File: config.mk
export PLATFORM = sky130hd
export DESIGN_NAME = ALU_Top
export DESIGN_NICKNAME = ALU_Top
export VERILOG_FILES = /design/flow/design.v
export SDC_FILE = /design/flow/constraint.sdc
export NUM_CORES = 4
export LEC_CHECK = 0
export ABC_AREA = 1
export CAP_MARGIN = 0
export CELL_PAD_IN_SITES_DETAIL_PLACEMENT = 0
export CORE_ASPECT_RATIO = 0.81
export CORE_MARGIN = 2
export CORE_UTILIZATION = 72
export CTS_CLUSTER_DIAMETER = 322
export CTS_CLUSTER_SIZE = 85
export GPL_TIMING_DRIVEN = 1
export HOLD_SLACK_MARGIN = 0.3
export PLACE_DENSITY_LB_ADDON = 0.08
export SLEW_MARGIN = 20
export TNS_END_PERCENT = 50
File: constraint.sdc
create_clock -name core_clock -period 84.7 [get_ports {CLK}]
set_input_delay 16.9400 -clock core_clock [delete_from_list [all_inputs] [get_ports {CLK}]]
set_output_delay 16.9400 -clock core_clock [all_outputs]
set_load 0.01 [all_outputs]
File: design.v
module DECODER(
input  wire [3:2] ALU_FUN,
output reg Arith_Enable,
output reg Logic_Enable,
output reg CMP_Enable, 
output reg Shift_Enable
);
always @(*)
   begin
     Arith_Enable   = 1'b0;
	 Logic_Enable = 1'b0;
	 CMP_Enable   = 1'b0;
	 Shift_Enable = 1'b0;
     case(ALU_FUN)
	     2'b00 : Arith_Enable = 1'b1;
	     2'b01 : Logic_Enable = 1'b1;
	     2'b10 : CMP_Enable   = 1'b1;
	     2'b11 : Shift_Enable = 1'b1;
	  endcase
   end 
 endmodule
module ARITHMETIC_UNIT #(parameter width = 16 , Arith_width = width + width )(
input wire signed [width-1:0] A,
input wire signed [width-1:0] B, 
input wire [1:0] ALU_FUN,
input wire Arith_Enable,
input wire CLK,
input wire RST,
output reg signed [Arith_width-1:0] Arith_OUT,
output reg        Carry_OUT,
output reg        Arith_Flag
);
reg [Arith_width-1:0] Arith_OUT0;
reg                   Carry_OUT0;
reg                   Arith_Flag0;
always @(posedge CLK, negedge RST)
  begin 
    if(!RST)
	 begin
	    Arith_OUT <= 'b0;
		Carry_OUT <= 16'b0;
		Arith_Flag<= 1'b0;
	 end
	else
	 begin
	    Arith_OUT <= Arith_OUT0;
		if(Arith_Enable)
		  Carry_OUT <= Carry_OUT0;
		Arith_Flag<= Arith_Flag0;
	 end
  end
always @(*)
  begin
     if(Arith_Enable)
	 begin
	     Arith_Flag0 = 1'b1;
	     case(ALU_FUN)
		     2'b00 : {Carry_OUT0,Arith_OUT0} = A+B;
			 2'b01 : {Carry_OUT0,Arith_OUT0} = A-B;
			 2'b10 : {Carry_OUT0,Arith_OUT0} = A*B;
			 2'b11 : {Carry_OUT0,Arith_OUT0} = (B == 0) ? 1'sb0 : A/B;
		  endcase
	 end
	 else
	   begin
	     Arith_OUT0  = 'b0;
		 Carry_OUT0  = 1'b0;
		 Arith_Flag0 = 1'b0;
	   end
  end
endmodule
module LOGIC_UNIT #(parameter width = 16 , Logic_width = width)(
input wire  [width-1:0] A,
input wire  [width-1:0] B, 
input wire [1:0] ALU_FUN,
input wire Logic_Enable,
input wire CLK,
input wire RST,
output reg [Logic_width-1:0] Logic_OUT,
output reg         Logic_Flag
);
reg [Logic_width-1:0] Logic_OUT0; 
reg                   Logic_Flag0 ;
always @(posedge CLK, negedge RST)
  begin
    if(!RST)
	 begin
	    Logic_OUT <= 'b0;
		Logic_Flag<= 1'b0;
	 end
	else
	 begin
	  Logic_OUT <= Logic_OUT0;
		Logic_Flag<= Logic_Flag0;
	 end
  end
always @(*)
  begin
     if(Logic_Enable)
	 begin
	     Logic_Flag0 = 1'b1;
	     case(ALU_FUN)
		   2'b00 : Logic_OUT0 = A&B;
			 2'b01 : Logic_OUT0 = A|B;
			 2'b10 : Logic_OUT0 = ~(A&B);
			 2'b11 : Logic_OUT0 = ~(A|B);
		  endcase
	 end
	 else
	   begin
	     Logic_OUT0  = 'b0;
		 Logic_Flag0 = 1'b0;
	   end
  end
endmodule
module CMP_UNIT #(parameter width = 16 , CMP_width   = width )(
input wire  [width-1:0] A,
input wire  [width-1:0] B, 
input wire [1:0] ALU_FUN,
input wire CMP_Enable,
input wire CLK,
input wire RST,
output reg [CMP_width-1:0] CMP_OUT,
output reg         CMP_Flag
);
reg [CMP_width-1:0] CMP_OUT0;
reg                 CMP_Flag0 ;
reg [CMP_width-1:0] EQ ;
reg [CMP_width-1:0] GR ; 
reg [CMP_width-1:0] LW;
always @(posedge CLK , negedge RST)
  begin
    if(!RST)
	 begin
	    CMP_OUT <= 'b0;
		CMP_Flag<= 1'b0;
	 end
	else
	 begin
	    CMP_OUT <= CMP_OUT0;
		CMP_Flag<= CMP_Flag0;
	 end
  end
always @(*)
  begin
     if(A==B)
       EQ ='b1;
     else 
       EQ ='b0;
     if(A>B)
       GR ='b10;
     else 
       GR ='b0;
     if(A<B)
       LW ='b11;
     else 
       LW ='b0;
     if(CMP_Enable)
	   begin
	     CMP_Flag0 = 1'b1;
	     case(ALU_FUN)
		     2'b00 : CMP_OUT0 = 'b0;
			 2'b01 : CMP_OUT0 = EQ;
			 2'b10 : CMP_OUT0 = GR;
			 2'b11 : CMP_OUT0 = LW;
		  endcase
	   end
	 else
	   begin
	     CMP_OUT0  = 'b0;
		 CMP_Flag0 = 1'b0;
	   end
  end
endmodule
module SHIFT_UNIT #(parameter width = 16 , Shift_width = width)(
input wire  [width-1:0] A,
input wire  [width-1:0] B, 
input wire [1:0] ALU_FUN,
input wire Shift_Enable,
input wire CLK,
input wire RST,
output reg [Shift_width-1:0] Shift_OUT,
output reg         Shift_Flag
);
reg [Shift_width-1:0] Shift_OUT0;
reg                   Shift_Flag0 ;
always @(posedge CLK, negedge RST)
  begin
    if(!RST)
	 begin
	    Shift_OUT <= 'b0;
		Shift_Flag<= 1'b0;
	 end
	else
	 begin
	    Shift_OUT <= Shift_OUT0;
		Shift_Flag<= Shift_Flag0;
	 end
  end
always @(*)
  begin
     if(Shift_Enable)
	 begin
	     Shift_Flag0 = 1'b1;
	     case(ALU_FUN)
		     2'b00 : Shift_OUT0 = A>>1'b1;
			 2'b01 : Shift_OUT0 = A<<1'b1;
			 2'b10 : Shift_OUT0 = B>>1'b1;
			 2'b11 : Shift_OUT0 = B<<1'b1;
		  endcase
	 end
	 else
	   begin
	     Shift_OUT0  = 'b0;
		 Shift_Flag0 = 1'b0;
	   end
  end
endmodule
module ALU_Top #(parameter width = 16 ,
                   Arith_width = width + width ,
                   Logic_width = width,	
                   CMP_width   = width,
                   Shift_width = width)(
input wire [width-1:0] A,
input wire [width-1:0] B,
input wire CLK,
input wire RST,
input wire [3:0] ALU_FUN,
output wire [Arith_width-1:0]  Arith_OUT,
output wire                    Carry_OUT,
output wire                    Arith_Flag,
output wire [Logic_width-1:0]  Logic_OUT,  
output wire                    Logic_Flag,
output wire [CMP_width-1:0]    CMP_OUT,    
output wire                    CMP_Flag,
output wire [Shift_width-1:0]  Shift_OUT,
output wire                    Shift_Flag
);
wire Arith_Enable ,Logic_Enable , CMP_Enable , Shift_Enable;
DECODER u_decoder(
.ALU_FUN(ALU_FUN[3:2]),
.Arith_Enable(Arith_Enable),
.Logic_Enable(Logic_Enable),
.CMP_Enable(CMP_Enable),
.Shift_Enable(Shift_Enable)
);
ARITHMETIC_UNIT #(.width(width),.Arith_width(Arith_width)) u_arithmatic(
.A(A),
.B(B),
.ALU_FUN(ALU_FUN[1:0]),
.CLK(CLK),
.RST(RST),
.Arith_Enable(Arith_Enable),
.Arith_OUT(Arith_OUT),
.Carry_OUT(Carry_OUT),
.Arith_Flag(Arith_Flag)
);
LOGIC_UNIT #(.width(width),.Logic_width(Logic_width)) u_logic(
.A(A),
.B(B),
.ALU_FUN(ALU_FUN[1:0]),
.CLK(CLK),
.RST(RST),
.Logic_Enable(Logic_Enable),
.Logic_OUT(Logic_OUT),
.Logic_Flag(Logic_Flag)
);
CMP_UNIT #(.width(width),.CMP_width(CMP_width)) u_cmp(
.A(A),
.B(B),
.ALU_FUN(ALU_FUN[1:0]),
.CLK(CLK),
.RST(RST),
.CMP_Enable(CMP_Enable),
.CMP_OUT(CMP_OUT),
.CMP_Flag(CMP_Flag)
);
SHIFT_UNIT #(.width(width),.Shift_width(Shift_width)) u_shift(
.A(A),
.B(B),
.ALU_FUN(ALU_FUN[1:0]),
.CLK(CLK),
.RST(RST),
.Shift_Enable(Shift_Enable),
.Shift_OUT(Shift_OUT),
.Shift_Flag(Shift_Flag)
);
endmodule
File: run.sh
#!/bin/bash
# the make line also repeats each setting of config.mk as NAME=value (left out here)
make -C /OpenROAD-flow-scripts/flow DESIGN_CONFIG=/design/flow/config.mk WORK_HOME=/design/flow/orfs CLKGATE_MAP_FILE= finish
==> results of run 1 <==
-- routing by layer --
metal / global-route usage / GRT overflow
met5: 0.579 / 3
met4: 0.860 / 139
met3: 0.794 / 25
met2: 0.963 / 168
met1: 0.853 / 18
-- through the flow --
step           cells  worst slack (ns)
3_5_place_dp    8292             -4.03
3_3_place_gp    8292            -0.562
4_1_cts         8402            0.0154
2_1_floorplan   7166            0.0247
-- what timing repair did --
action	CTS
pin swaps	110
resized	235
setup buffers	92
cloned	2
endpoints found under the hold margin	0
setup endpoints to repair	33
==> impl_metrics.csv, run 1 <==
group,metric,value,unit
status,outcome,"aborted with a tool error",
status,failing_step,"5_1_grt",
status,first-error,"[ERROR GRT-0232] Routing congestion too high. Check the congestion heatmap in the GUI.",
cts,cts_buffers,9,
synthesis,ys_top_logic_family,"adder cells",
placement,placed_area,49400,um2
global_routing,grt.overflow.total,353,
cts,cts-htree-levels,3,
synthesis,synth_cells,6984,
synthesis,ys_sh_xor,0.0783,
die,io_pins,123,
synthesis,ys_ff,71,
synthesis,yosysWarnings,5,
synthesis,synthesis.area,44900,um2
synthesis,yosysTopAreaCell,"ha_1",
cts,root_buffer,"clkbuf_16",
global_routing,grt_use_total,0.865,
cts,clockBufferDepth,2,
synthesis,avgSynthCellArea,6.42,um2
synthesis,ys.flop_type,"dfrtp_1",
die,rows,82,
synthesis,area_leaders,"ha_1, nand2_1, fa_1, inv_1, a21oi_1",
die,fp.coreArea,61800,um2
placement,dp_hpwl,121000,um
die,die_area,64300,um2
synthesis,postSynthSeqShare,0.0396,
synthesis,async_flop_share,1.00,
synthesis,ys_types,85,
synthesis,yosys_cells,6984,
placement,portBuffers,108,
synthesis,ys_sh_aoi,0.173,
synthesis,muxShareOfSynthArea,0.00209,
synthesis,synthSimpleGateAreaFrac,0.262,
synthesis,yosys.area.top_type_share,0.194,
synthesis,yosys-top-cells-count,"nand2_1, inv_1, ha_1",
cts,cts.sinks,71,
synthesis,ys_chip_area,44900,um2
placement,gp_congestion,1.14,
synthesis,most_common_cell,"nand2_1",
die,die_y,229,um
die,fp_util,0.726,
synthesis,synth-edff-count,0,
die,fp.dieW,281,um
cts,cts_hold_buf,0,
synthesis,adder_share,0.312,
==> run 2, diff against run 1 <==
ABC_AREA = unset   (was 1)
CAP_MARGIN = 20   (was 0)
CELL_PAD_IN_SITES_DETAIL_PLACEMENT = 2   (was 0)
CELL_PAD_IN_SITES_GLOBAL_PLACEMENT = 0   (was unset)
CORE_ASPECT_RATIO = 1.59   (was 0.81)
CORE_UTILIZATION = 26   (was 72)
CTS_CLUSTER_DIAMETER = unset   (was 322)
CTS_CLUSTER_SIZE = unset   (was 85)
GPL_ROUTABILITY_DRIVEN = 1   (was unset)
GPL_TIMING_DRIVEN = unset   (was 1)
HOLD_SLACK_MARGIN = unset   (was 0.3)
MAX_ROUTING_LAYER = met5   (was unset)
MIN_ROUTING_LAYER = met1   (was unset)
PLACE_DENSITY_LB_ADDON = unset   (was 0.08)
SETUP_SLACK_MARGIN = 5.0   (was unset)
TNS_END_PERCENT = 5   (was 50)
clock period = 64.3 ns   (was 84.7 ns; I/O delays follow)
==> run 2 against run 1 <==
Against the previous run: the flow stops in 4_1_cts; die area rose to 2.8 times the previous value; area after synthesis grew 3.4%; synthesized cell count down 10%.
==> impl_metrics.csv, run 2 <==
group,metric,value,unit
synthesis,most_common_cell,"ha_1",
status,outcome,"aborted with a tool error",
placement,placed_area,68900,um2
synthesis,ys_sh_aoi,0.272,
placement,portBuffers,108,
die,fp.dieW,339,um
placement,dp_hpwl,357000,um
synthesis,ys_top_logic_family,"adder cells",
synthesis,postSynthSeqShare,0.0383,
synthesis,area_leaders,"ha_1, fa_1, xnor2_1, nand2_1, a21oi_1",
placement,dp.cells,10969,
die,die_y,537,um
synthesis,synthesis.area,46400,um2
die,fp.coreArea,177000,um2
synthesis,synth_cells,6281,
synthesis,muxShareOfSynthArea,0.0297,
synthesis,ys.flop_type,"dfrtp_1",
synthesis,avgSynthCellArea,7.38,um2
die,fp_util,0.261,
status,first-error,"[ERROR DPL-0033] detailed placement checks failed during check placement.",
synthesis,yosys.area.top_type_share,0.188,
synthesis,async_flop_share,1.00,
synthesis,synth-edff-count,0,
synthesis,yosysWarnings,5,
synthesis,adder_share,0.301,
synthesis,ys_ff,71,
die,die_area,182000,um2
synthesis,ys_chip_area,46400,um2
placement,gp_congestion,1.05,
synthesis,ys_sh_xor,0.0882,
status,failing_step,"4_1_cts",
synthesis,ys_types,113,
synthesis,yosys-top-cells-count,"ha_1, nand2_1, nor2_1",
die,rows,195,
die,io_pins,123,
synthesis,yosysTopAreaCell,"ha_1",
synthesis,synthSimpleGateAreaFrac,0.210,
synthesis,yosys_cells,6281,
-- run 2: stage by stage --
step	setup TNS, ns	setup WS (ns)
3_3_place_gp	-575.20	-18.25
2_1_floorplan	-306.92	-9.75
3_5_place_dp	-923.40	-28.74
==> run 3, diff against run 2 <==
CELL_PAD_IN_SITES_DETAIL_PLACEMENT = unset   (was 2)
CELL_PAD_IN_SITES_GLOBAL_PLACEMENT = 1   (was 0)
CORE_ASPECT_RATIO = 1.09   (was 1.59)
CORE_MARGIN = 4   (was 2)
CORE_UTILIZATION = 62   (was 26)
CTS_CLUSTER_DIAMETER = 397   (was unset)
GPL_ROUTABILITY_DRIVEN = unset   (was 1)
GPL_TIMING_DRIVEN = 0   (was unset)
MAX_ROUTING_LAYER = unset   (was met5)
MIN_ROUTING_LAYER = unset   (was met1)
SETUP_SLACK_MARGIN = unset   (was 5.0)
TNS_END_PERCENT = 85   (was 5)
clock period = 69.8 ns   (was 64.3 ns; I/O delays follow)
==> run 3 against run 2 <==
Against the previous run: synthesized cell count did not move; die area fell by 56%; area after synthesis did not move; the flow stops in 3_3_place_gp.
==> impl_metrics.csv, run 3 <==
group,metric,value,unit
synthesis,ys_ff,71,
synthesis,area_leaders,"ha_1, fa_1, xnor2_1, nand2_1, a21oi_1",
die,fp_util,0.626,
status,outcome,"aborted with a tool error",
synthesis,ys_sh_aoi,0.272,
synthesis,muxShareOfSynthArea,0.0297,
synthesis,synth_cells,6281,
die,io_pins,123,
synthesis,most_common_cell,"ha_1",
synthesis,yosys-top-cells-count,"ha_1, nand2_1, nor2_1",
synthesis,yosys_cells,6281,
synthesis,synth-edff-count,0,
synthesis,ys_types,113,
die,fp.coreArea,74000,um2
synthesis,yosysWarnings,5,
synthesis,avgSynthCellArea,7.38,um2
status,failing_step,"3_3_place_gp",
synthesis,ys.flop_type,"dfrtp_1",
status,first-error,"[ERROR GPL-0301] Utilization 101.258 % exceeds 100%.",
synthesis,yosys.area.top_type_share,0.188,
die,fp.dieW,270,um
synthesis,synthSimpleGateAreaFrac,0.210,
synthesis,ys_top_logic_family,"adder cells",
synthesis,adder_share,0.301,
synthesis,ys_chip_area,46400,um2
synthesis,yosysTopAreaCell,"ha_1",
die,rows,104,
synthesis,ys_sh_xor,0.0882,
synthesis,async_flop_share,1.00,
die,die_y,294,um
die,die_area,79200,um2
synthesis,synthesis.area,46400,um2
synthesis,postSynthSeqShare,0.0383,
==> run 4, diff against run 3 <==
CAP_MARGIN = 0   (was 20)
CELL_PAD_IN_SITES_DETAIL_PLACEMENT = 0   (was unset)
CELL_PAD_IN_SITES_GLOBAL_PLACEMENT = unset   (was 1)
CORE_ASPECT_RATIO = 0.81   (was 1.09)
CORE_MARGIN = 2   (was 4)
CORE_UTILIZATION = 56   (was 62)
CTS_CLUSTER_DIAMETER = unset   (was 397)
CTS_CLUSTER_SIZE = 85   (was unset)
GPL_TIMING_DRIVEN = 1   (was 0)
PLACE_DENSITY_LB_ADDON = 0.08   (was unset)
TNS_END_PERCENT = 45   (was 85)
clock period = 191.0 ns   (was 69.8 ns; I/O delays follow)
==> run 4 against run 3 <==
Against the previous run: the run now finishes clean; die area is 7.4% higher; area after synthesis did not move; synthesized cell count unchanged.
==> impl_metrics.csv, run 4 <==
group,metric,value,unit
status,outcome,"timing/DRC/antenna clean",
die,fp.dieW,324,um
cts,cts_tree,"done",
final_layout,syn_to_final_growth,7.14,%
placement,post-place-ws,66.25,ns
die,rows,94,
routing,wl,182000,um
routing,drtIter0Drc,6423,
critical_path,end_kind,"flop",
synthesis,yosys.area.top_type_share,0.188,
cts,insertion_delay,0.39,ns
worst_hold_path,hp-class,"flop to flop",
critical_path,slowest_delay,0.88,ns
flow_run,cap_violations,0,
critical_path,ff2ff_path_depth,2,
synthesis,async_flop_share,1.00,
routing,routed_via_density,6.59,
synthesis,ys_sh_aoi,0.272,
synthesis,avgSynthCellArea,7.38,um2
synthesis,ys_ff,71,
worst_hold_path,hp-start,"u_arithmatic.Carry_OUT$_DFFE_PN0P_",
critical_path,reg2reg_to,"u_arithmatic.Carry_OUT$_DFFE_PN0P_",
synthesis,synthesis.area,46400,um2
die,fp_util,0.568,
synthesis,ys_top_logic_family,"adder cells",
cts,postCtsResizedCells,0,
cts,cts_hold_buf,0,
critical_path,r2r_start,"u_arithmatic.Carry_OUT$_DFFE_PN0P_",
critical_path,critical-path-top-delay-family,"AND-OR/OR-AND gates",
routing,ant_nets,0,
routing,post_drt_wl_per_cell,24.1,um
sta,final-hold-violation-count,0,
critical_path,crit_slowest_cell,"o41ai_2",
sta,rsz0062_at_grt,"false",
synthesis,most_common_cell,"ha_1",
sta,postLayoutSetupSlackWorst,63.31,ns
cts,cts-htree-levels,3,
synthesis,synth-edff-count,0,
sta,post-route-period-util,0.669,
sta,fin_skew,0,ns
cts,clockBufferDepth,2,
die,die_y,263,um
synthesis,postSynthSeqShare,0.0383,
synthesis,synth_cells,6281,
synthesis,adder_share,0.301,
synthesis,synthSimpleGateAreaFrac,0.210,
synthesis,yosys_cells,6281,
sta,period_needed,127.69,ns
synthesis,yosys-top-cells-count,"ha_1, nand2_1, nor2_1",
cts,root_buffer,"clkbuf_16",
worst_hold_path,whs_path_depth,2,
die,die_area,85100,um2
cts,cts.sinks,71,
synthesis,muxShareOfSynthArea,0.0297,
placement,gp_congestion,1.04,
critical_path,cp_common_cell,"ha_1",
synthesis,yosysTopAreaCell,"ha_1",
die,fp.coreArea,81600,um2
critical_path,crit_arrival,127.94,ns
sta,setup_viol,0,
flow_run,warning_count,60,
synthesis,area_leaders,"ha_1, fa_1, xnor2_1, nand2_1, a21oi_1",
sta,slew_viol_final,0,
routing,first_pass_iters,7,
routing,drc,0,
sta,fin_tns_setup,0,ns
cts,cts_setup_buffers,0,
routing,via_count,49747,
critical_path,critPathRequiredTime,191.25,ns
synthesis,yosysWarnings,5,
final_layout,nNetsFinal,7437,
placement,portBuffers,108,
critical_path,path_class,"input port to flop",
critical_path,startpoint,"B[1]",
global_routing,grt_pass1_wl,276000,um
synthesis,ys_chip_area,46400,um2
die,io_pins,123,
cts,clkTransAtPathRegs,0.08,ns
sta,fin_hold_ws,0.629,ns
synthesis,ys_sh_xor,0.0882,
sta,timing.slew.headroom,0.195,
critical_path,critPathMaxFanout,38,
synthesis,ys_types,113,
placement,dp_hpwl,144000,um
global_routing,antenna_found_initial,4,
global_routing,grt.overflow.total,0,
global_routing,grt_pass1_vias,45892,
critical_path,critPathLaunchType,"input port",
synthesis,ys.flop_type,"dfrtp_1",
final_layout,nFillCells,7760,
sta,clock.fmax,7.83,MHz
global_routing,grt_use_total,0.416,
worst_hold_path,hold_path_end,"u_arithmatic.Carry_OUT$_DFFE_PN0P_",
placement,placed_area,49300,um2
global_routing,grt_max_degree,72,
sta,worst_pin_slew,1.20,ns
critical_path,r2r_slack,190.25,ns
critical_path,crit_buf_inv,22,
critical_path,endpoint,"u_arithmatic.Arith_OUT[22]$_DFF_PN0_",
cts,cts_buffers,9,
final_layout,fin_area,49700,um2
critical_path,cp.depth,298,
run 4: layout make-up:
class / count / area [um2] / area share
Antenna cell: 2 / 5.00 / 0.000101
Clock buffer: 9 / 225 / 0.00453
Clock inverter: 7 / 121 / 0.00244
Inverter: 497 / 1870 / 0.0375
Multi-Input combinational cell: 5666 / 42600 / 0.857
Sequential cell: 71 / 1780 / 0.0358
Tap cell: 1104 / 1380 / 0.0278
Timing Repair Buffer: 195 / 1720 / 0.0347
run 4: metal layers:
metal / GRT usage / share of wire / up-vias
met5: 0 / 0.000071 / -
li1: - / - / 22771
met2: 0.600 / 0.40 / 3003
met1: 0.612 / 0.43 / 23513
met3: 0.0869 / 0.13 / 458
met4: 0.133 / 0.037 / 2
run 4: through the flow:
stage	instances	utilization
after floorplan	6463	-
after global placement	7532	0.604
after detailed placement	7532	0.604
after CTS	7548	0.609
after global routing	7549	0.609
final	7551	0.609
==> run 5, diff against run 4 <==
ABC_AREA = 1   (was unset)
CAP_MARGIN = 40   (was 0)
CELL_PAD_IN_SITES_DETAIL_PLACEMENT = unset   (was 0)
CORE_ASPECT_RATIO = unset   (was 0.81)
CORE_UTILIZATION = 59   (was 56)
CTS_CLUSTER_SIZE = 100   (was 85)
GPL_TIMING_DRIVEN = unset   (was 1)
PLACE_DENSITY_LB_ADDON = 0.16   (was 0.08)
TNS_END_PERCENT = 40   (was 45)
clock period = 72.4 ns   (was 191.0 ns; I/O delays follow)
==> run 5 against run 4 <==
Against the previous run: the flow now stops in 5_1_grt; die area fell by 8.1%; area after synthesis fell by 3.3%; synthesized cell count rose by 11%.
==> impl_metrics.csv, run 5 <==
group,metric,value,unit
die,die_area,78200,um2
synthesis,most_common_cell,"nand2_1",
synthesis,ys_top_logic_family,"adder cells",
synthesis,ys_types,85,
placement,portBuffers,108,
synthesis,ys.flop_type,"dfrtp_1",
synthesis,ys_sh_aoi,0.173,
die,rows,101,
status,failing_step,"5_1_grt",
placement,dp_hpwl,136000,um
synthesis,synthSimpleGateAreaFrac,0.262,
synthesis,synthesis.area,44900,um2
die,io_pins,123,
die,fp.dieW,280,um
synthesis,ys_sh_xor,0.0783,
die,fp.coreArea,75600,um2
synthesis,avgSynthCellArea,6.42,um2
cts,cts-htree-levels,3,
status,outcome,"aborted with a tool error",
cts,cts.sinks,71,
synthesis,muxShareOfSynthArea,0.00209,
synthesis,ys_ff,71,
cts,cts_hold_buf,0,
synthesis,async_flop_share,1.00,
status,first-error,"[ERROR GRT-0116] Global routing finished with congestion. Check the congestion regions in the DRC Viewer.",
cts,clockBufferDepth,2,
synthesis,synth_cells,6984,
die,fp_util,0.594,
synthesis,ys_chip_area,44900,um2
synthesis,yosys-top-cells-count,"nand2_1, inv_1, ha_1",
die,die_y,280,um
placement,gp_congestion,1.04,
synthesis,yosysWarnings,5,
synthesis,area_leaders,"ha_1, nand2_1, fa_1, inv_1, a21oi_1",
synthesis,yosysTopAreaCell,"ha_1",
synthesis,synth-edff-count,0,
global_routing,grt_use_total,0.829,
synthesis,yosys.area.top_type_share,0.194,
cts,cts_buffers,9,
global_routing,grt.overflow.total,658,
cts,root_buffer,"clkbuf_16",
synthesis,adder_share,0.312,
synthesis,yosys_cells,6984,
synthesis,postSynthSeqShare,0.0396,
## run 5: layer usage
metal  track usage  GRT overflow
met5         0.615             7
met4         0.784           198
met3         0.711            55
met2         0.955           311
met1         0.834            87
## run 5: what timing repair did
item	in CTS
resized	475
endpoints found under the setup margin	33
pin swaps	533
buffers inserted	713
cloned	5
## run 5: stage by stage
stage               worst slack [ns]  cell area, um2  hold slack (ns)   util  std cells
floorplan                      -5.91           47200            0.516      -       7166
CTS                            -5.96           69100            0.690  0.914      10567
global placement               -7.82           61500            0.684  0.814       9828
detailed placement            -11.02           61600            0.669  0.816       9838
==> run 6, diff against run 5 <==
ABC_AREA = unset   (was 1)
CAP_MARGIN = 5   (was 40)
CORE_UTILIZATION = 68   (was 59)
CTS_CLUSTER_SIZE = unset   (was 100)
PLACE_DENSITY_LB_ADDON = unset   (was 0.16)
TNS_END_PERCENT = 5   (was 40)
clock period = 89.1 ns   (was 72.4 ns; I/O delays follow)
==> run 6 against run 5 <==
Against the previous run: now clean on timing, DRC and antenna; synthesized cell count is 10% lower; die area shrank 10%; area after synthesis grew 3.4%.
==> impl_metrics.csv, run 6 <==
group,metric,value,unit
die,rows,95,
critical_path,crit_buf_inv,33,
synthesis,yosysWarnings,5,
synthesis,ys_ff,71,
synthesis,synthesis.area,46400,um2
critical_path,reg2reg_to,"u_arithmatic.Carry_OUT$_DFFE_PN0P_",
global_routing,grt_use_total,0.480,
sta,setup_viol,0,
worst_hold_path,whs_path_depth,2,
final_layout,fin_area,52700,um2
synthesis,yosys.area.top_type_share,0.188,
routing,wl_met1,64000,um
critical_path,end_kind,"flop",
global_routing,grt_pass1_wl,268000,um
synthesis,yosys_cells,6281,
worst_hold_path,hp-start,"u_arithmatic.Carry_OUT$_DFFE_PN0P_",
routing,dr_wl_met3,23200,um
die,io_pins,123,
final_layout,nNetsFinal,7703,
critical_path,critPathMaxFanout,31,
placement,portBuffers,108,
sta,clock.fmax,11.5,MHz
cts,clockBufferDepth,2,
routing,ant_nets,0,
synthesis,yosys-top-cells-count,"ha_1, nand2_1, nor2_1",
status,outcome,"timing/DRC/antenna clean",
sta,fin_tns_setup,0,ns
synthesis,ys.flop_type,"dfrtp_1",
sta,post-route-period-util,0.978,
global_routing,antenna_found_initial,5,
synthesis,postSynthSeqShare,0.0383,
synthesis,muxShareOfSynthArea,0.0297,
sta,period_needed,87.11,ns
synthesis,ys_sh_aoi,0.272,
global_routing,grt_max_degree,72,
die,die_area,70300,um2
cts,clkTransAtPathRegs,0.08,ns
sta,timing.slew.headroom,0.272,
placement,gp_congestion,1.10,
die,fp.coreArea,67400,um2
routing,highest_layer,"met5",
synthesis,async_flop_share,1.00,
critical_path,critical-path-top-delay-family,"AND-OR/OR-AND gates",
cts,cts_tree,"done",
flow_run,cap_violations,0,
synthesis,adder_share,0.301,
critical_path,critPathRequiredTime,89.32,ns
global_routing,grt_pass1_vias,49111,
flow_run,warning_count,63,
routing,first_pass_iters,13,
synthesis,avgSynthCellArea,7.38,um2
cts,cts-htree-levels,3,
critical_path,crit_arrival,87.33,ns
synthesis,synth_cells,6281,
placement,dp_hpwl,136000,um
die,fp.dieW,265,um
critical_path,r2r_slack,88.30,ns
final_layout,syn_to_final_growth,13.6,%
routing,routed_via_density,6.86,
routing,post_drt_wl_per_cell,23.2,um
placement,placed_area,50700,um2
routing,wl_met2,73900,um
routing,wl,176000,um
synthesis,synth-edff-count,0,
critical_path,startpoint,"B[1]",
critical_path,endpoint,"u_arithmatic.Arith_OUT[11]$_DFF_PN0_",
critical_path,r2r_start,"u_arithmatic.Carry_OUT$_DFFE_PN0P_",
synthesis,ys_top_logic_family,"adder cells",
critical_path,slowest_delay,0.56,ns
cts,cts_hold_buf,0,
sta,slew_viol_final,0,
synthesis,most_common_cell,"ha_1",
critical_path,cp_common_cell,"ha_1",
synthesis,area_leaders,"ha_1, fa_1, xnor2_1, nand2_1, a21oi_1",
routing,via_count,52064,
sta,fin_skew,0,ns
critical_path,crit_slowest_cell,"or4_1",
cts,cts.sinks,71,
sta,final-hold-violation-count,0,
sta,worst_pin_slew,1.09,ns
synthesis,ys_sh_xor,0.0882,
global_routing,grt.overflow.total,0,
synthesis,synthSimpleGateAreaFrac,0.210,
synthesis,ys_types,113,
synthesis,yosysTopAreaCell,"ha_1",
cts,insertion_delay,0.36,ns
critical_path,ff2ff_path_depth,2,
worst_hold_path,hold_path_end,"u_arithmatic.Carry_OUT$_DFFE_PN0P_",
die,fp_util,0.688,
routing,drc,0,
cts,root_buffer,"clkbuf_16",
critical_path,critPathLaunchType,"input port",
critical_path,cp.depth,310,
routing,drtIter0Drc,6285,
synthesis,ys_chip_area,46400,um2
worst_hold_path,hp-class,"flop to flop",
cts,cts_buffers,9,
critical_path,path_class,"input port to flop",
die,die_y,265,um
## run 6: cell type report
type / instances / area, um2
fill: 5128 / 14700
inverter: 497 / 1870
multi-input combinational: 5667 / 43700
timing repair buffer: 460 / 3890
sequential: 71 / 1780
clock inverter: 6 / 75.1
antenna: 2 / 5.00
clock buffer: 10 / 239
tap: 873 / 1090
## run 6: metal layers
metal / track usage / up-vias
met5: 0 / -
met4: 0.313 / 4
met3: 0.120 / 1041
met2: 0.738 / 3655
met1: 0.597 / 24067
li1: - / 23297
## run 6: repair_timing
| action | 4_1_cts | 5_1_grt |
|---|---|---|
| pin swaps | 5 | 43 |
| resized | 53 | 253 |
| endpoints found under the setup margin | 33 | 33 |
| setup buffers | 6 | 38 |
| cloned | 0 | 2 |
## run 6: metrics by stage
stage / hold WS (ns) / setup slack [ns] / instances / utilization
6_report: 0.712 / 1.99 / 7586 / 0.782
5_1_grt: 0.723 / -0.918 / 7584 / 0.782
2_1_floorplan: 0.545 / 0.00563 / 6463 / -
3_3_place_gp: 0.653 / -2.28 / 7522 / 0.753
3_5_place_dp: 0.658 / -3.69 / 7522 / 0.753
4_1_cts: 0.691 / -0.0757 / 7544 / 0.762
==> run 7, diff against run 6 <==
ABC_AREA = 1   (was unset)
CAP_MARGIN = 25   (was 5)
CELL_PAD_IN_SITES_DETAIL_PLACEMENT = 0   (was unset)
CORE_ASPECT_RATIO = 0.81   (was unset)
CORE_UTILIZATION = 58   (was 68)
GPL_TIMING_DRIVEN = 1   (was unset)
HOLD_SLACK_MARGIN = 0.29   (was unset)
TNS_END_PERCENT = 50   (was 5)
clock period = 76.7 ns   (was 89.1 ns; I/O delays follow)
==> run 7 against run 6 <==
Against the previous run: the run now fails in 5_1_grt; synthesized cell count up 11%; area after synthesis down 3.3%; die area up 13%.
==> impl_metrics.csv, run 7 <==
group,metric,value,unit
status,outcome,"aborted with a tool error",
status,failing_step,"5_1_grt",
status,first-error,"[ERROR GRT-0232] Routing congestion too high. Check the congestion heatmap in the GUI.",
synthesis,ys_chip_area,44900,um2
synthesis,avgSynthCellArea,6.42,um2
synthesis,postSynthSeqShare,0.0396,
synthesis,muxShareOfSynthArea,0.00209,
die,die_area,79600,um2
synthesis,ys_top_logic_family,"adder cells",
synthesis,ys_ff,71,
synthesis,yosys.area.top_type_share,0.194,
cts,cts_hold_buf,0,
cts,root_buffer,"clkbuf_16",
synthesis,ys_sh_xor,0.0783,
synthesis,synthesis.area,44900,um2
synthesis,synth_cells,6984,
cts,cts.sinks,71,
die,fp.coreArea,76400,um2
synthesis,synthSimpleGateAreaFrac,0.262,
synthesis,synth-edff-count,0,
placement,placed_area,61900,um2
synthesis,yosysTopAreaCell,"ha_1",
synthesis,adder_share,0.312,
synthesis,yosys-top-cells-count,"nand2_1, inv_1, ha_1",
synthesis,ys.flop_type,"dfrtp_1",
global_routing,grt_use_total,0.992,
die,fp.dieW,313,um
cts,cts-htree-levels,3,
synthesis,async_flop_share,1.00,
synthesis,most_common_cell,"nand2_1",
cts,cts_buffers,9,
die,fp_util,0.587,
placement,portBuffers,108,
synthesis,ys_types,85,
die,io_pins,123,
global_routing,grt.overflow.total,4668,
synthesis,area_leaders,"ha_1, nand2_1, fa_1, inv_1, a21oi_1",
synthesis,yosysWarnings,5,
cts,clockBufferDepth,2,
placement,gp_congestion,1.08,
die,rows,91,
placement,dp_hpwl,140000,um
synthesis,ys_sh_aoi,0.173,
synthesis,yosys_cells,6984,
die,die_y,254,um
placement,post-place-ws,-7.82,ns
-- run 7: per-layer routing --
| layer | GRT overflow | GRT usage |
|---|---|---|
| met5 | 35 | 0.673 |
| met3 | 198 | 0.844 |
| met4 | 1120 | 1.12 |
| met1 | 183 | 0.902 |
| met2 | 3132 | 1.19 |
-- run 7: repair_timing --
action,CTS
buffers inserted,818
endpoints found under the setup margin,33
pin swaps,543
gates cloned,7
resized,465
-- run 7: through the flow --
step	utilization	std cells	hold slack, ns
after CTS	0.918	10746	0.493
after floorplan	-	7166	0.516
after detailed placement	0.810	9911	0.472
after global placement	0.810	9910	0.471
==> run 8, diff against run 7 <==
ABC_AREA = unset   (was 1)
CAP_MARGIN = 0   (was 25)
CORE_UTILIZATION = 72   (was 58)
CTS_CLUSTER_SIZE = 85   (was unset)
HOLD_SLACK_MARGIN = unset   (was 0.29)
PLACE_DENSITY = 0.66   (was unset)
TNS_END_PERCENT = 45   (was 50)
clock period = 178.0 ns   (was 76.7 ns; I/O delays follow)
==> run 8 against run 7 <==
Against the previous run: the run now finishes clean; synthesized cell count is 10% lower; die area is 16% lower; area after synthesis is 3.4% higher.
==> impl_metrics.csv, run 8 <==
group,metric,value,unit
cts,postCtsResizedCells,0,
sta,postLayoutSetupSlackWorst,52.41,ns
sta,rsz0062_at_grt,"false",
final_layout,syn_to_final_growth,6.48,%
sta,worst_pin_slew,1.31,ns
synthesis,synth_cells,6281,
critical_path,reg2reg_to,"u_arithmatic.Carry_OUT$_DFFE_PN0P_",
die,fp_util,0.730,
cts,clkTransAtPathRegs,0.07,ns
worst_hold_path,whs_path_depth,2,
placement,dp_hpwl,143000,um
cts,cts_setup_buffers,0,
synthesis,avgSynthCellArea,7.38,um2
synthesis,muxShareOfSynthArea,0.0297,
global_routing,antenna_found_initial,7,
sta,timing.slew.headroom,0.121,
critical_path,path_class,"input port to flop",
critical_path,critPathLaunchType,"input port",
synthesis,most_common_cell,"ha_1",
critical_path,critical-path-top-delay-family,"AND-OR/OR-AND gates",
sta,post-route-period-util,0.706,
cts,cts_tree,"done",
global_routing,grt_max_degree,72,
synthesis,ys.flop_type,"dfrtp_1",
critical_path,crit_arrival,125.83,ns
synthesis,postSynthSeqShare,0.0383,
routing,drtIter0Drc,8660,
synthesis,async_flop_share,1.00,
cts,clockBufferDepth,2,
synthesis,synth-edff-count,0,
synthesis,ys_chip_area,46400,um2
synthesis,synthSimpleGateAreaFrac,0.210,
sta,setup_viol,0,
cts,cts-htree-levels,3,
critical_path,crit_buf_inv,21,
synthesis,area_leaders,"ha_1, fa_1, xnor2_1, nand2_1, a21oi_1",
status,outcome,"timing/DRC/antenna clean",
routing,via_count,52360,
worst_hold_path,hold_path_end,"u_arithmatic.Carry_OUT$_DFFE_PN0P_",
sta,slew_viol_final,0,
sta,clock.fmax,7.96,MHz
synthesis,yosys.area.top_type_share,0.188,
global_routing,grt.overflow.total,0,
synthesis,yosys_cells,6281,
critical_path,r2r_start,"u_arithmatic.Carry_OUT$_DFFE_PN0P_",
critical_path,endpoint,"u_arithmatic.Arith_OUT[18]$_DFF_PN0_",
die,die_area,66500,um2
die,rows,83,
cts,insertion_delay,0.38,ns
critical_path,ff2ff_path_depth,2,
die,fp.dieW,286,um
cts,cts_hold_buf,0,
sta,fin_tns_setup,0,ns
critical_path,critPathMaxFanout,34,
critical_path,slowest_delay,1.06,ns
routing,first_pass_iters,14,
synthesis,ys_ff,71,
synthesis,ys_sh_aoi,0.272,
placement,post-place-ws,56.80,ns
routing,drc,0,
cts,cts_buffers,9,
sta,fin_skew,0,ns
synthesis,yosysTopAreaCell,"ha_1",
critical_path,crit_slowest_cell,"o21ai_0",
critical_path,r2r_slack,177.33,ns
final_layout,nFillCells,4738,
synthesis,ys_types,113,
die,die_y,232,um
critical_path,end_kind,"flop",
critical_path,critPathRequiredTime,178.24,ns
synthesis,adder_share,0.301,
global_routing,grt_pass1_vias,49091,
die,fp.coreArea,63600,um2
synthesis,yosysWarnings,5,
global_routing,grt_pass1_wl,279000,um
critical_path,cp_common_cell,"ha_1",
flow_run,warning_count,62,
placement,portBuffers,108,
final_layout,nNetsFinal,7443,
worst_hold_path,hp-start,"u_arithmatic.Carry_OUT$_DFFE_PN0P_",
sta,final-hold-violation-count,0,
cts,root_buffer,"clkbuf_16",
synthesis,synthesis.area,46400,um2
routing,routed_via_density,7.17,
synthesis,ys_sh_xor,0.0882,
placement,gp_congestion,1.13,
routing,ant_nets,0,
flow_run,cap_violations,0,
global_routing,grt_use_total,0.536,
synthesis,ys_top_logic_family,"adder cells",
worst_hold_path,hp-class,"flop to flop",
die,io_pins,123,
cts,cts.sinks,71,
critical_path,startpoint,"B[1]",
critical_path,cp.depth,303,
routing,wl,184000,um
routing,post_drt_wl_per_cell,25.2,um
synthesis,yosys-top-cells-count,"ha_1, nand2_1, nor2_1",
sta,period_needed,125.59,ns
run 8: cell type report:
class | count | area, um2 | area share
diodes | 5 | 12.5 | 0.000253
clock buffers | 9 | 225 | 0.00456
inverters | 497 | 1870 | 0.0378
flip-flops and latches | 71 | 1780 | 0.0360
repair buffers | 201 | 1770 | 0.0358
well taps | 850 | 1060 | 0.0215
multi-input cells | 5666 | 42600 | 0.863
clock inverters | 7 | 68.8 | 0.00139
run 8: per-stage QoR:
step           hold slack (ns)  utilization  cell area, um2  instances
3_5_place_dp             0.515        0.772           49100       7285
5_1_grt                  0.549        0.777           49400       7301
4_1_cts                  0.529        0.777           49400       7301
3_3_place_gp             0.511        0.772           49100       7285
6_report                 0.529        0.777           49400       7306
2_1_floorplan            0.545            -           47100       6463
run 8: routing by layer:
layer,vias up,part of all wire,GRT usage
met5,-,0.00015,0.00294
met4,4,0.083,0.327
met3,1264,0.18,0.222
met2,4449,0.38,0.748
met1,23850,0.36,0.684
li1,22793,-,-
==> run 9, diff against run 8 <==
CORE_UTILIZATION = 65   (was 72)
CTS_CLUSTER_DIAMETER = 359   (was unset)
PLACE_DENSITY = unset   (was 0.66)
PLACE_DENSITY_LB_ADDON = 0.08   (was unset)
clock period = 175.0 ns   (was 178.0 ns; I/O delays follow)
==> run 9 against run 8 <==
Against the previous run: still clean; hold slack improved by 0.027 ns; via count decreased by 2.4%; die area increased by 11%; critical path depth decreased by 12; critical endpoint is now u_arithmatic.Arith_OUT[14]$_DFF_PN0_.
==> impl_metrics.csv, run 9 <==
group,metric,value,unit
synthesis,yosys-top-cells-count,"ha_1, nand2_1, nor2_1",
cts,cts_tree,"done",
die,die_y,244,um
synthesis,yosysTopAreaCell,"ha_1",
critical_path,critPathLaunchType,"input port",
global_routing,antenna_found_initial,8,
die,die_area,73500,um2
cts,cts_buffers,9,
critical_path,end_kind,"flop",
critical_path,ff2ff_path_depth,2,
cts,root_buffer,"clkbuf_16",
routing,wl,182000,um
synthesis,ys_sh_aoi,0.272,
cts,postCtsResizedCells,0,
critical_path,cp_common_cell,"ha_1",
sta,fin_tns_setup,0,ns
critical_path,startpoint,"B[1]",
global_routing,grt_max_degree,72,
routing,routed_via_density,6.91,
routing,drtIter0Drc,7081,
sta,worst_pin_slew,1.28,ns
worst_hold_path,hp-start,"u_arithmatic.Carry_OUT$_DFFE_PN0P_",
die,fp.dieW,301,um
synthesis,muxShareOfSynthArea,0.0297,
status,outcome,"timing/DRC/antenna clean",
synthesis,ys_chip_area,46400,um2
placement,dp_hpwl,144000,um
global_routing,grt.overflow.total,0,
synthesis,synthSimpleGateAreaFrac,0.210,
worst_hold_path,whs_path_depth,2,
synthesis,ys_types,113,
synthesis,postSynthSeqShare,0.0383,
sta,clock.fmax,8.13,MHz
placement,gp_congestion,1.11,
sta,post-route-period-util,0.703,
critical_path,reg2reg_to,"u_arithmatic.Carry_OUT$_DFFE_PN0P_",
synthesis,ys_ff,71,
sta,fin_skew,0,ns
die,fp.coreArea,70900,um2
critical_path,endpoint,"u_arithmatic.Arith_OUT[14]$_DFF_PN0_",
critical_path,crit_slowest_cell,"a2111oi_1",
synthesis,avgSynthCellArea,7.38,um2
sta,postLayoutSetupSlackWorst,51.97,ns
critical_path,crit_arrival,123.23,ns
synthesis,yosysWarnings,5,
sta,timing.slew.headroom,0.141,
critical_path,path_class,"input port to flop",
cts,cts_setup_buffers,0,
final_layout,nNetsFinal,7440,
die,fp_util,0.654,
synthesis,adder_share,0.301,
synthesis,area_leaders,"ha_1, fa_1, xnor2_1, nand2_1, a21oi_1",
synthesis,most_common_cell,"ha_1",
die,rows,88,
global_routing,grt_pass1_wl,278000,um
final_layout,fin_area,49500,um2
flow_run,warning_count,60,
sta,fin_hold_ws,0.556,ns
placement,portBuffers,108,
sta,period_needed,123.03,ns
critical_path,r2r_slack,174.31,ns
synthesis,yosys.area.top_type_share,0.188,
worst_hold_path,hold_path_end,"u_arithmatic.Carry_OUT$_DFFE_PN0P_",
synthesis,ys_sh_xor,0.0882,
final_layout,syn_to_final_growth,6.66,%
cts,cts.sinks,71,
routing,ant_nets,0,
critical_path,cp.depth,291,
worst_hold_path,hp-class,"flop to flop",
cts,clockBufferDepth,2,
global_routing,grt_use_total,0.484,
critical_path,critical-path-top-delay-family,"AND-OR/OR-AND gates",
placement,post-place-ws,55.39,ns
critical_path,critPathRequiredTime,175.20,ns
critical_path,crit_buf_inv,15,
final_layout,nFillCells,6190,
cts,insertion_delay,0.36,ns
critical_path,slowest_delay,1.02,ns
sta,final-hold-violation-count,0,
routing,via_count,51106,
sta,rsz0062_at_grt,"false",
placement,placed_area,49200,um2
synthesis,synth_cells,6281,
synthesis,ys.flop_type,"dfrtp_1",
die,io_pins,123,
synthesis,ys_top_logic_family,"adder cells",
synthesis,synthesis.area,46400,um2
cts,clkTransAtPathRegs,0.07,ns
sta,setup_viol,0,
routing,first_pass_iters,8,
flow_run,cap_violations,0,
synthesis,synth-edff-count,0,
routing,post_drt_wl_per_cell,24.6,um
sta,slew_viol_final,0,
critical_path,r2r_start,"u_arithmatic.Carry_OUT$_DFFE_PN0P_",
global_routing,grt_pass1_vias,47257,
cts,cts-htree-levels,3,
synthesis,yosys_cells,6281,
routing,drc,0,
cts,cts_hold_buf,0,
critical_path,critPathMaxFanout,33,
synthesis,async_flop_share,1.00,
-- run 9: layout make-up --
cell class	instances	area (um2)	share of cell area
flip-flops and latches	71	1780	0.0359
multi-input cells	5666	42600	0.861
diodes	2	5.00	0.000101
repair buffers	198	1740	0.0353
clock inverters	7	61.3	0.00124
clock buffers	9	225	0.00455
well taps	945	1180	0.0239
inverters	497	1870	0.0377
-- run 9: layer usage --
layer | GRT usage | part of all wire | vias to the layer above
met5 | 0 | 0.00053 | -
met4 | 0.236 | 0.064 | 10
met3 | 0.157 | 0.16 | 828
met2 | 0.678 | 0.39 | 3859
met1 | 0.663 | 0.39 | 23667
li1 | - | - | 22742
-- run 9: through the flow --
stage | instances | util
floorplan | 6463 | -
global placement | 7377 | 0.693
detailed placement | 7377 | 0.693
CTS | 7393 | 0.697
global route | 7393 | 0.698
finish | 7395 | 0.698
==> run 10, diff against run 9 <==
ABC_AREA = 0   (was unset)
CAP_MARGIN = 20   (was 0)
CELL_PAD_IN_SITES_DETAIL_PLACEMENT = unset   (was 0)
CORE_ASPECT_RATIO = unset   (was 0.81)
CORE_MARGIN = 7   (was 2)
CORE_UTILIZATION = 26   (was 65)
CTS_CLUSTER_DIAMETER = 211   (was 359)
CTS_CLUSTER_SIZE = unset   (was 85)
GPL_TIMING_DRIVEN = unset   (was 1)
MAX_ROUTING_LAYER = met4   (was unset)
PLACE_DENSITY = 0.44   (was unset)
PLACE_DENSITY_LB_ADDON = unset   (was 0.08)
SETUP_SLACK_MARGIN = -2.0   (was unset)
TNS_END_PERCENT = unset   (was 45)
clock period = 95.3 ns   (was 175.0 ns; I/O delays follow)
==> run 10 against run 9 <==
Against the previous run: still clean; die area rose to 2.6 times the previous value; first-iteration DRC count fell by 44%; critical path depth grew 25; hold slack better by 0.046 ns; register-to-register slack got worse by 80 ns; synthesized cell count unchanged; sequential share of layout area fell by 0.48 points; largest cell class unchanged; highest routed layer is now met4.
==> impl_metrics.csv, run 10 <==
group,metric,value,unit
synthesis,postSynthSeqShare,0.0383,
critical_path,cp.depth,316,
synthesis,muxShareOfSynthArea,0.0297,
critical_path,crit_slowest_cell,"o41ai_1",
sta,post-route-period-util,0.979,
synthesis,ys_types,113,
placement,portBuffers,108,
critical_path,slowest_delay,0.68,ns
synthesis,yosysTopAreaCell,"ha_1",
synthesis,synth_cells,6281,
final_layout,fin_util,0.323,
critical_path,r2r_slack,94.58,ns
critical_path,ff2ff_path_depth,2,
synthesis,yosysWarnings,5,
die,fp_util,0.262,
sta,timing.slew.headroom,0.269,
critical_path,reg2reg_to,"u_arithmatic.Carry_OUT$_DFFE_PN0P_",
die,fp.coreArea,177000,um2
sta,clock.fmax,10.7,MHz
cts,insertion_delay,0.41,ns
die,fp.dieW,436,um
synthesis,ys.flop_type,"dfrtp_1",
critical_path,path_class,"input port to flop",
sta,slew_viol_final,0,
cts,root_buffer,"clkbuf_16",
critical_path,critPathMaxFanout,23,
final_layout,fin_cells,9519,
die,io_pins,123,
placement,dp.cells,9492,
critical_path,critPathRequiredTime,95.62,ns
synthesis,ys_sh_aoi,0.272,
global_routing,grt_pass1_wl,324000,um
sta,period_needed,93.34,ns
synthesis,synth-edff-count,0,
critical_path,critical-path-top-delay-family,"AND-OR/OR-AND gates",
critical_path,crit_arrival,93.66,ns
synthesis,area_leaders,"ha_1, fa_1, xnor2_1, nand2_1, a21oi_1",
global_routing,antenna_found_initial,8,
flow_run,cap_violations,0,
synthesis,ys_sh_xor,0.0882,
worst_hold_path,hp-class,"flop to flop",
routing,drc,0,
sta,fin_skew,0,ns
global_routing,grt_max_degree,61,
cts,clockBufferDepth,2,
cts,clkTransAtPathRegs,0.09,ns
placement,gp_congestion,0.985,
die,die_area,190000,um2
placement,dp_hpwl,181000,um
global_routing,grt_pass1_vias,50004,
routing,routed_via_density,5.34,
synthesis,ys_ff,71,
sta,final-hold-violation-count,0,
synthesis,ys_top_logic_family,"adder cells",
synthesis,yosys.area.top_type_share,0.188,
cts,cts_tree,"done",
worst_hold_path,whs_path_depth,2,
synthesis,avgSynthCellArea,7.38,um2
global_routing,grt_use_total,0.226,
synthesis,adder_share,0.301,
critical_path,r2r_start,"u_arithmatic.Carry_OUT$_DFFE_PN0P_",
synthesis,synthesis.area,46400,um2
routing,first_pass_iters,6,
synthesis,synthSimpleGateAreaFrac,0.210,
routing,via_count,50861,
critical_path,cp_common_cell,"ha_1",
critical_path,endpoint,"u_arithmatic.Arith_OUT[12]$_DFF_PN0_",
die,rows,154,
critical_path,end_kind,"flop",
critical_path,startpoint,"B[1]",
final_layout,nNetsFinal,8169,
synthesis,async_flop_share,1.00,
final_layout,syn_to_final_growth,23.1,%
status,outcome,"timing/DRC/antenna clean",
routing,wl,219000,um
cts,cts-htree-levels,3,
critical_path,crit_buf_inv,41,
cts,cts_buffers,9,
synthesis,most_common_cell,"ha_1",
sta,worst_pin_slew,1.10,ns
cts,cts.sinks,71,
routing,post_drt_wl_per_cell,23.0,um
routing,drtIter0Drc,3979,
synthesis,ys_chip_area,46400,um2
global_routing,grt.overflow.total,0,
sta,setup_viol,0,
worst_hold_path,hp-start,"u_arithmatic.Carry_OUT$_DFFE_PN0P_",
routing,ant_nets,0,
critical_path,critPathLaunchType,"input port",
synthesis,yosys_cells,6281,
flow_run,warning_count,60,
synthesis,yosys-top-cells-count,"ha_1, nand2_1, nor2_1",
worst_hold_path,hold_path_end,"u_arithmatic.Carry_OUT$_DFFE_PN0P_",
die,die_y,436,um
## run 10: cell type report
class                   count  area, um2
well taps                2340       2930
fillers                 19115     120000
inverters                 497       1870
clock buffers               9        225
repair buffers            927       7320
flip-flops and latches     71       1780
diodes                      2       5.00
clock inverters             7       81.3
multi-input cells        5666      42900
## run 10: routing by layer
metal / vias to the layer above / global-route usage / part of all wire
li1: 24236 / - / -
met1: 24710 / 0.302 / 0.46
met2: 1611 / 0.367 / 0.46
met3: 304 / 0.0137 / 0.048
met4: 0 / 0.0753 / 0.039
met5: - / - / 0
## run 10: metrics by stage
stage          TNS [ns]  hold WS [ns]  setup WS [ns]  instance area, um2
6_report              0         0.602           1.96               57100
5_1_grt          -47.98         0.622          -1.95               57100
4_1_cts          -40.85         0.605          -1.83               56700
3_5_place_dp     -49.66         0.575          -2.11               56400
3_3_place_gp     -41.08         0.600          -1.82               56400
2_1_floorplan         0         0.545           3.48               47100
## run 10: what timing repair did
action / CTS / global route
pin swaps: 0 / 3
setup endpoints to repair: 1 / 33
cloned: 0 / 0
gates resized: 1 / 73
hold buffers: 0 / 0
buffers inserted: 0 / 9
==> run 11, diff against run 10 <==
ABC_AREA = unset   (was 0)
CORE_ASPECT_RATIO = 0.5   (was unset)
CORE_UTILIZATION = 52   (was 26)
CTS_CLUSTER_DIAMETER = 68   (was 211)
CTS_CLUSTER_SIZE = 23   (was unset)
MAX_ROUTING_LAYER = unset   (was met4)
PLACE_DENSITY = unset   (was 0.44)
PLACE_DENSITY_LB_ADDON = 0.01   (was unset)
SETUP_SLACK_MARGIN = unset   (was -2.0)
TNS_END_PERCENT = 10   (was unset)
clock period = 95.0 ns   (was 95.3 ns; I/O delays follow)
==> run 11 against run 10 <==
Against the previous run: register-to-register slack got worse by 0.28 ns; worst setup slack improved by 1.3 ns; flip-flop count did not move; synthesized cell count did not move; cell count fell by 18%; hold slack got worse by 0.045 ns; die area fell by 48%; sequential share of layout area rose by 0.30 points.
==> impl_metrics.csv, run 11 <==
group,metric,value,unit
synthesis,async_flop_share,1.00,
routing,routed_via_density,6.62,
die,die_area,98300,um2
synthesis,ys_chip_area,46400,um2
critical_path,crit_slowest_cell,"or4_1",
synthesis,avgSynthCellArea,7.38,um2
worst_hold_path,hp-start,"u_arithmatic.Carry_OUT$_DFFE_PN0P_",
critical_path,ff2ff_path_depth,2,
routing,wl,205000,um
sta,timing.slew.headroom,0.111,
sta,post-route-period-util,0.965,
global_routing,grt_pass1_vias,49486,
sta,postLayoutSetupSlackWorst,3.28,ns
final_layout,nNetsFinal,7619,
critical_path,end_kind,"flop",
die,rows,77,
critical_path,cp_common_cell,"ha_1",
synthesis,muxShareOfSynthArea,0.0297,
die,io_pins,123,
worst_hold_path,hp-class,"flop to flop",
final_layout,nFillCells,8287,
synthesis,synthSimpleGateAreaFrac,0.210,
die,fp.dieW,436,um
synthesis,ys_top_logic_family,"adder cells",
global_routing,grt_pass1_wl,302000,um
synthesis,ys_types,113,
synthesis,yosys.area.top_type_share,0.188,
synthesis,yosysWarnings,5,
critical_path,path_class,"input port to flop",
critical_path,critPathMaxFanout,38,
synthesis,synthesis.area,46400,um2
final_layout,fin_util,0.589,
synthesis,postSynthSeqShare,0.0383,
cts,cts_buffers,9,
synthesis,adder_share,0.301,
cts,clockBufferDepth,2,
sta,fin_hold_ws,0.557,ns
placement,gp_congestion,1.13,
critical_path,reg2reg_to,"u_arithmatic.Carry_OUT$_DFFE_PN0P_",
global_routing,grt.overflow.total,0,
worst_hold_path,whs_path_depth,2,
synthesis,most_common_cell,"ha_1",
cts,insertion_delay,0.38,ns
critical_path,r2r_slack,94.30,ns
cts,cts-htree-levels,3,
placement,dp_hpwl,163000,um
critical_path,crit_buf_inv,36,
placement,post-place-ws,-3.63,ns
global_routing,grt_use_total,0.396,
flow_run,cap_violations,0,
critical_path,startpoint,"B[1]",
sta,clock.fmax,10.9,MHz
routing,via_count,51787,
synthesis,yosysTopAreaCell,"ha_1",
critical_path,cp.depth,315,
synthesis,yosys-top-cells-count,"ha_1, nand2_1, nor2_1",
critical_path,critPathLaunchType,"input port",
critical_path,endpoint,"u_arithmatic.Arith_OUT[12]$_DFF_PN0_",
sta,fin_tns_setup,0,ns
synthesis,synth_cells,6281,
synthesis,area_leaders,"ha_1, fa_1, xnor2_1, nand2_1, a21oi_1",
worst_hold_path,hold_path_end,"u_arithmatic.Carry_OUT$_DFFE_PN0P_",
synthesis,yosys_cells,6281,
sta,slew_viol_final,0,
critical_path,slowest_delay,0.67,ns
routing,first_pass_iters,6,
placement,portBuffers,108,
die,fp.coreArea,88300,um2
synthesis,synth-edff-count,0,
die,die_y,225,um
status,outcome,"timing/DRC/antenna clean",
cts,cts.sinks,71,
critical_path,crit_arrival,91.98,ns
sta,period_needed,91.72,ns
routing,drtIter0Drc,6102,
die,fp_util,0.525,
final_layout,syn_to_final_growth,12.2,%
critical_path,critical-path-top-delay-family,"AND-OR/OR-AND gates",
synthesis,ys.flop_type,"dfrtp_1",
synthesis,ys_sh_aoi,0.272,
sta,final-hold-violation-count,0,
cts,clkTransAtPathRegs,0.07,ns
routing,drc,0,
sta,worst_pin_slew,1.32,ns
cts,root_buffer,"clkbuf_16",
critical_path,critPathRequiredTime,95.27,ns
critical_path,r2r_start,"u_arithmatic.Carry_OUT$_DFFE_PN0P_",
synthesis,ys_ff,71,
sta,fin_skew,0,ns
routing,ant_nets,0,
global_routing,antenna_found_initial,6,
sta,setup_viol,0,
cts,cts_tree,"done",
global_routing,grt_max_degree,72,
synthesis,ys_sh_xor,0.0882,
routing,post_drt_wl_per_cell,26.2,um
flow_run,warning_count,60,
## run 11: what timing repair did
action / 4_1_cts / 5_1_grt
hold buffers: 0 / 0
hold endpoints to repair: 0 / 0
resized: 31 / 157
buffers inserted: 0 / 27
cloned: 0 / 2
setup endpoints to repair: 33 / 33
pin swaps: 0 / 20
## run 11: routing by layer
metal,global-route usage,part of all wire,vias up,routed length [um]
met1,0.535,0.40,24554,82800
met4,0.185,0.057,2,11600
met5,0,0.000063,-,13
met2,0.604,0.41,3413,84600
met3,0.0864,0.13,691,26000
li1,-,-,23127,-
## run 11: area by class of cell
| class | instances | area, um2 | area share |
|---|---|---|---|
| repair buffers | 375 | 3160 | 0.0607 |
| diodes | 6 | 15.0 | 0.000288 |
| multi-input cells | 5668 | 43400 | 0.833 |
| flip-flops and latches | 71 | 1780 | 0.0341 |
| clock inverters | 6 | 133 | 0.00255 |
| well taps | 1185 | 1480 | 0.0285 |
| inverters | 497 | 1870 | 0.0360 |
| clock buffers | 10 | 229 | 0.00440 |
## run 11: per-stage QoR
stage,instances,instance area (um2)
floorplan,6463,47100
global placement,7767,50600
detailed placement,7767,50700
CTS,7783,51200
global route,7812,52000
finish,7818,52000
==> run 12, diff against run 11 <==
CAP_MARGIN = 0   (was 20)
CELL_PAD_IN_SITES_DETAIL_PLACEMENT = 0   (was unset)
CELL_PAD_IN_SITES_GLOBAL_PLACEMENT = 3   (was unset)
CORE_ASPECT_RATIO = 0.81   (was 0.5)
CORE_MARGIN = 2   (was 7)
CORE_UTILIZATION = 23   (was 52)
CTS_CLUSTER_DIAMETER = 274   (was 68)
CTS_CLUSTER_SIZE = 100   (was 23)
GPL_TIMING_DRIVEN = 1   (was unset)
PLACE_DENSITY = 0.67   (was unset)
PLACE_DENSITY_LB_ADDON = unset   (was 0.01)
SLEW_MARGIN = 5   (was 20)
clock period = 154.0 ns   (was 95.0 ns; I/O delays follow)
==> run 12 against run 11 <==
Against the previous run: design area down 0.28%; worst setup slack better by 28 ns; non-clock buffer count down 150; wire length up 13%; clock skew unchanged; register-to-register slack better by 59 ns; global-route usage down 18 points; utilization down 33 points; first-iteration DRC count down 39%; hold slack better by 0.093 ns; area after synthesis unchanged.
==> impl_metrics.csv, run 12 <==
group,metric,value,unit
status,outcome,"timing/DRC/antenna clean",
die,fp.coreArea,201000,um2
placement,placed_area,51600,um2
final_layout,syn_to_final_growth,11.9,%
sta,fin_skew,0,ns
sta,post-route-period-util,0.799,
sta,clock.fmax,8.12,MHz
critical_path,cp.depth,312,
placement,dp_hpwl,189000,um
critical_path,startpoint,"B[0]",
synthesis,yosys.area.top_type_share,0.188,
sta,setup_viol,0,
worst_hold_path,whs_path_depth,2,
cts,cts_setup_buffers,0,
synthesis,ys.flop_type,"dfrtp_1",
routing,routed_via_density,5.21,
placement,gp_congestion,0.888,
sta,period_needed,123.12,ns
critical_path,ff2ff_path_depth,2,
final_layout,fin_area,51900,um2
global_routing,grt_max_degree,58,
flow_run,warning_count,60,
synthesis,synthesis.area,46400,um2
synthesis,muxShareOfSynthArea,0.0297,
synthesis,adder_share,0.301,
die,rows,148,
synthesis,ys_ff,71,
global_routing,grt_pass1_wl,336000,um
synthesis,synthSimpleGateAreaFrac,0.210,
die,die_y,408,um
cts,cts-htree-levels,3,
cts,clkTransAtPathRegs,0.08,ns
critical_path,cp_common_cell,"ha_1",
routing,wl_met2,95800,um
final_layout,fin_util,0.259,
critical_path,critPathMaxFanout,34,
synthesis,ys_top_logic_family,"adder cells",
critical_path,crit_slowest_cell,"a211oi_1",
synthesis,synth-edff-count,0,
synthesis,ys_types,113,
synthesis,yosys-top-cells-count,"ha_1, nand2_1, nor2_1",
critical_path,endpoint,"u_arithmatic.Arith_OUT[22]$_DFF_PN0_",
global_routing,grt_use_total,0.220,
worst_hold_path,hp-start,"u_arithmatic.Carry_OUT$_DFFE_PN0P_",
routing,ant_nets,0,
synthesis,avgSynthCellArea,7.38,um2
critical_path,crit_arrival,123.38,ns
sta,fin_tns_setup,0,ns
sta,final-hold-violation-count,0,
critical_path,slowest_delay,1.02,ns
critical_path,r2r_slack,153.24,ns
cts,insertion_delay,0.40,ns
routing,drtIter0Drc,3731,
final_layout,fin_cells,9181,
synthesis,area_leaders,"ha_1, fa_1, xnor2_1, nand2_1, a21oi_1",
routing,post_drt_wl_per_cell,25.2,um
cts,postCtsResizedCells,0,
worst_hold_path,hp-class,"flop to flop",
cts,root_buffer,"clkbuf_16",
routing,via_count,47838,
global_routing,antenna_found_initial,3,
critical_path,critPathLaunchType,"input port",
cts,cts_buffers,9,
synthesis,async_flop_share,1.00,
critical_path,path_class,"input port to flop",
critical_path,end_kind,"flop",
synthesis,yosys_cells,6281,
cts,clockBufferDepth,2,
critical_path,critical-path-top-delay-family,"AND-OR/OR-AND gates",
die,fp.dieW,503,um
flow_run,cap_violations,0,
cts,cts_tree,"done",
sta,rsz0062_at_grt,"false",
sta,slew_viol_final,0,
routing,first_pass_iters,6,
critical_path,r2r_start,"u_arithmatic.Carry_OUT$_DFFE_PN0P_",
critical_path,critPathRequiredTime,154.26,ns
synthesis,synth_cells,6281,
die,fp_util,0.231,
synthesis,most_common_cell,"ha_1",
die,io_pins,123,
routing,wl_met1,122000,um
synthesis,yosysTopAreaCell,"ha_1",
cts,cts.sinks,71,
global_routing,grt.overflow.total,0,
critical_path,crit_buf_inv,29,
placement,portBuffers,108,
synthesis,yosysWarnings,5,
sta,worst_pin_slew,1.37,ns
global_routing,grt_pass1_vias,46367,
synthesis,postSynthSeqShare,0.0383,
cts,cts_hold_buf,0,
routing,dr_wl_met3,10400,um
critical_path,reg2reg_to,"u_arithmatic.Carry_OUT$_DFFE_PN0P_",
placement,dp.cells,9159,
die,die_area,205000,um2
worst_hold_path,hold_path_end,"u_arithmatic.Carry_OUT$_DFFE_PN0P_",
sta,fin_hold_ws,0.650,ns
synthesis,ys_chip_area,46400,um2
routing,highest_layer,"met5",
synthesis,ys_sh_xor,0.0882,
synthesis,ys_sh_aoi,0.272,
routing,drc,0,
sta,timing.slew.headroom,0.0837,
routing,wl,231000,um
final_layout,nNetsFinal,7467,
==> run 12: layer usage <==
| layer | up-vias | track usage |
|---|---|---|
| li1 | 22833 | - |
| met1 | 23621 | 0.347 |
| met2 | 1276 | 0.325 |
| met3 | 106 | 0.0158 |
| met4 | 2 | 0.0327 |
| met5 | - | 0 |
==> run 12: metrics by stage <==
step           setup WS (ns)
6_report               30.88
5_1_grt                25.32
4_1_cts                31.63
3_5_place_dp           31.55
3_3_place_gp           32.58
2_1_floorplan          50.44
==> run 12: layout make-up <==
class                      instances  area, um2
fill                           22189     149000
clock buffer                       9        225
multi-input combinational       5666      42600
tap                             2700       3380
clock inverter                     7       83.8
sequential                        71       1780
antenna                            6       15.0
inverter                         497       1870
timing repair buffer             225       1940
